run 1:
Design armreduced, start of the top module:
module armreduced(
	input clk,
	input reset,
	output[31:0] pc,
	input[31:0] inst,
	input nIRQ,
	output[3:0] be,
	output[31:0] memaddr,
	output memwrite,
	output memread,
	output[31:0] writedata,
	input[31:0] readdata
	);
	wire PCSrcD, PCSrcE, PCSrcM, PCSrcW;
	wire RegWriteD, RegWriteE, RegWriteM, RegWriteW;
	wire MemtoRegD, MemtoRegE, MemtoRegM, MemtoRegW;
	wire MemWriteD, MemWriteE, MemWriteM;
	wire [3:0] ALUControlD, ALUControlE;
	wire BranchD, BranchE, BranchTakenE;
	wire ALUSrcD, ALUSrcE;
	wire FlagWriteD, FlagWriteE;
	wire [1:0] ImmSrcD;
	wire [1:0] RegSrcD;
	wire [3:0] condE;
	wire condEx;
	wire [3:0] NZCV, FlagsE;
	wire newPCSrcE, newRegWriteE, newMemWriteE;
	wire [3:0] ALUFlags;
	wire InvalidRegD, InvalidRegE;
	wire StallF, StallD;
	wire FlushD, FlushE;
	wire FlushCtrlD;
	wire [1:0] ForwardAE, ForwardBE;
	wire[31:0] PCPlus4F, PCBranch;
	wire[31:0] NextPC;
	wire [31:0] PCF;
	wire [31:0] ResultW;
	assign be = 4'b1111;
	assign PCBranch = ALUResultE;
	assign NextPC = (BranchTakenE == 1'b1) ? PCBranch : (PCSrcW == 1'b1) ? ResultW : PCPlus4F;
	RegisterWBIF _RegisterWBIF(.clk(clk), .en(~StallF), .PC(NextPC), .PCF(PCF), .reset(reset));
	wire [31:0] instF;
	wire [31:0] instD;
	assign pc = PCF;
	assign PCPlus4F = PCF + 32'd4;
	RegisterIFID _RegisterIFID(.instF(inst), .clk(clk), .clr(FlushD), .en(~StallD), .instD(instD), .reset(reset));
	wire [1:0] OpcodeD;
	wire [3:0] ReadAddr1, ReadAddr2, WriteAddr, WA3D;
	wire [31:0] ReadData1, ReadData2, ReadData3;
	assign OpcodeD = instD[27:26];
	assign ReadAddr1 = instD[19:16];
	assign ReadAddr2 = (RegSrcD[1] == 1'b0) ? instD[3:0] : instD[15:12];
	assign WA3D = instD[15:12];
	ctrlSig _ctrlSig(.op(OpcodeD), .funct(instD[25:20]), .ALUOp(ALUControlD), .ImmSrc(ImmSrcD), .RegSrc(RegSrcD),  
		.PCSrc(PCSrcD), .RegWrite(RegWriteD), .MemWrite(MemWriteD), .MemtoReg(MemtoRegD), 
		.ALUSrc(ALUSrcD), .Svalue(FlagWriteD), .Branch(BranchD), .InvalidReg(InvalidRegD));
	wire newPCSrcD;
	assign newPCSrcD = (instD[15:12] == 4'b1111 && instD[24:21] == 4'b1101) ? 1'b1 : 1'b0;
	wire[31:0] pcoutD, pcoutE, pcoutM, pcoutW;	
  ...
Size: roughly 5500 cells after synthesis, ~1000 flip-flops, about 170 I/O pins, about 0.053 mm2 of cells after synthesis.
export LEC_CHECK = 0
export CAP_MARGIN = 20
export CORE_MARGIN = 2
export CORE_UTILIZATION = 57
export SETUP_SLACK_MARGIN = 2.33
export SLEW_MARGIN = 20
export TNS_END_PERCENT = 5
create_clock -name core_clock -period 9.4 [get_ports {clk}]
run.sh (not shown) runs the stock make flow with config.mk's settings and CLKGATE_MAP_FILE=.
Setup changes, run 1 to run 2
Settings: removing TNS_END_PERCENT (formerly 5); changing CORE_UTILIZATION from 57 to 50; removing SETUP_SLACK_MARGIN (formerly 2.33).
Findings:
Slowest stage cell on the critical path = dfxtp_1: run 2; slowest stage cell on the critical path = dfxtp_4: run 1. Compared with run 1, in run 2 via count now smaller, utilization -12 points, number of buffers outside the clock class in the layout decreased 172. Total power: higher on run 1. Number of sequential cells came out exactly the same in run 1 and run 2. Comparing run 1 and run 2, the higher overall track demand over capacity in global routing is on run 1.
Relative to run 2, the following input files were edited for run 3:
Settings: SETUP_SLACK_MARGIN newly set to 1.07; CORE_UTILIZATION changed from 50 to 58.
Compared with run 2, in run 3 first-pass GRT wire length went down; synthesized cell count shows no meaningful change.
Between run 3 and run 2, the final total power figures differ only marginally.
In the flow results for run 2 and run 3, the largest net degree at the start of global routing is smaller on run 3.
Max capacitance violation total came out exactly the same in run 2 and run 3.
For routed wire length, dividing the value from run 2 by the value from run 3 gives 1.07.
Diff run 2 -> run 3: maximum vdd drop +5.4%, fraction of power consumed by combinational cells closely matched the old numbers, clock network power share roughly the same.
Any difference in combinational group power between run 2 and run 3 is small enough to ignore.
Compared with run 2, placement density in the core of run 3 is higher.
> inputs changed (run 3 -> run 4)
Settings: SETUP_SLACK_MARGIN no longer set, was 1.07; CORE_UTILIZATION now 41, was 58; the clock period (ns, I/O delays scaled along) now 16.9, was 9.4.
Between run 4 and run 3, it is run 4 whose final instance area is lower, by 450 um2.
From run 3 to run 4 the numbers moved as follows: total wire length after detailed routing increased 5700 um; total power decreased 45%; critical path depth increased 3; die area increased 0.038 mm2; switching power summed over all nets decreased 45%.
Detailed-route wire length per cell, run 3 and run 4: lower on run 4
For run 4, the master of the slowest instance on the critical path was nand2b_2, unlike run 3, where it was clkdlybuf4s50_1.
Per the comparison of run 4 with run 3, number of antenna violations at the first check in global routing decreased by 6 relative to the old numbers, inserted tap cell count climbed 553, worst hold slack rose 0.0062 ns, count of hold-fix buffers inserted at cts about even.


== job 101 ==
armreduced again, from the RTL that the note above started with.
Settings: LEC_CHECK=0, CAP_MARGIN=20, CORE_MARGIN=2, CORE_UTILIZATION=72, CTS_CLUSTER_DIAMETER=384, CTS_CLUSTER_SIZE=100, PLACE_DENSITY=0.42, SETUP_SLACK_MARGIN=1.84, SLEW_MARGIN=20; clock period 9.56 ns.
Job 101 | ERROR | global routing
Here is what was changed in the inputs of job 102 compared with job 101.
- clearing CTS_CLUSTER_DIAMETER, which used to be 384
- clearing PLACE_DENSITY, which used to be 0.42
- clearing SETUP_SLACK_MARGIN, which used to be 1.84
- swapping 72 for 40 in CORE_UTILIZATION
- clearing CTS_CLUSTER_SIZE, which used to be 100
- swapping 9.56 for 16.9 in the clock period (ns, I/O delays scaled along)
### Flow results
- Job 102 was carried through to the last stage, and its layout satisfied the timing, DRC and antenna checks.
- Job 102 against job 101: die width grew by about 34%; placement-stage cell area grew by 630 um^2; post-CTS resize count shrank by 725.
- Placeable core area, job 101 and job 102: smaller value in job 101
--- input diff job 102..job 103 ---
- TNS_END_PERCENT now 5, previously not set
- SETUP_SLACK_MARGIN now 2.33, previously not set
- CORE_UTILIZATION now 58, was 40
- the clock period (ns, I/O delays scaled along) now 9.41, was 16.9
--- outcome ---
Job 102 -> job 103: power of the sequential group increased by more than half
In the flow results for job 103 and job 102, the non-clock buffer total of the final layout is larger on job 103.
Job 103 vs. job 102: highest fanout seen on the critical path went down by 8.
Clock-net power: job 103 > job 102
Setup changes, job 103 to job 104
- a change of CORE_UTILIZATION from 58 to 66
- an added HOLD_SLACK_MARGIN of 0.29
==> comparison <==
- From job 103 to job 104 the numbers moved as follows: die area shrank by 12%; detailed-placement wirelength estimate shrank by 700 um; adder-cell area share of the yosys netlist held steady; placeable core area shrank by 12%.
- NOTE number of setup buffers added after CTS job 103->job 104 decreased by more than 10%
- Of job 103 and job 104, only job 104 never reached the final stage.
- FAIL job 104 @ global routing: tool exited with error
- Of job 104 and job 103, job 104 shows the lower number of placed instances, taps included, with job 103 above it.
No activity file was given, so power comes from the tool's default toggle rates.
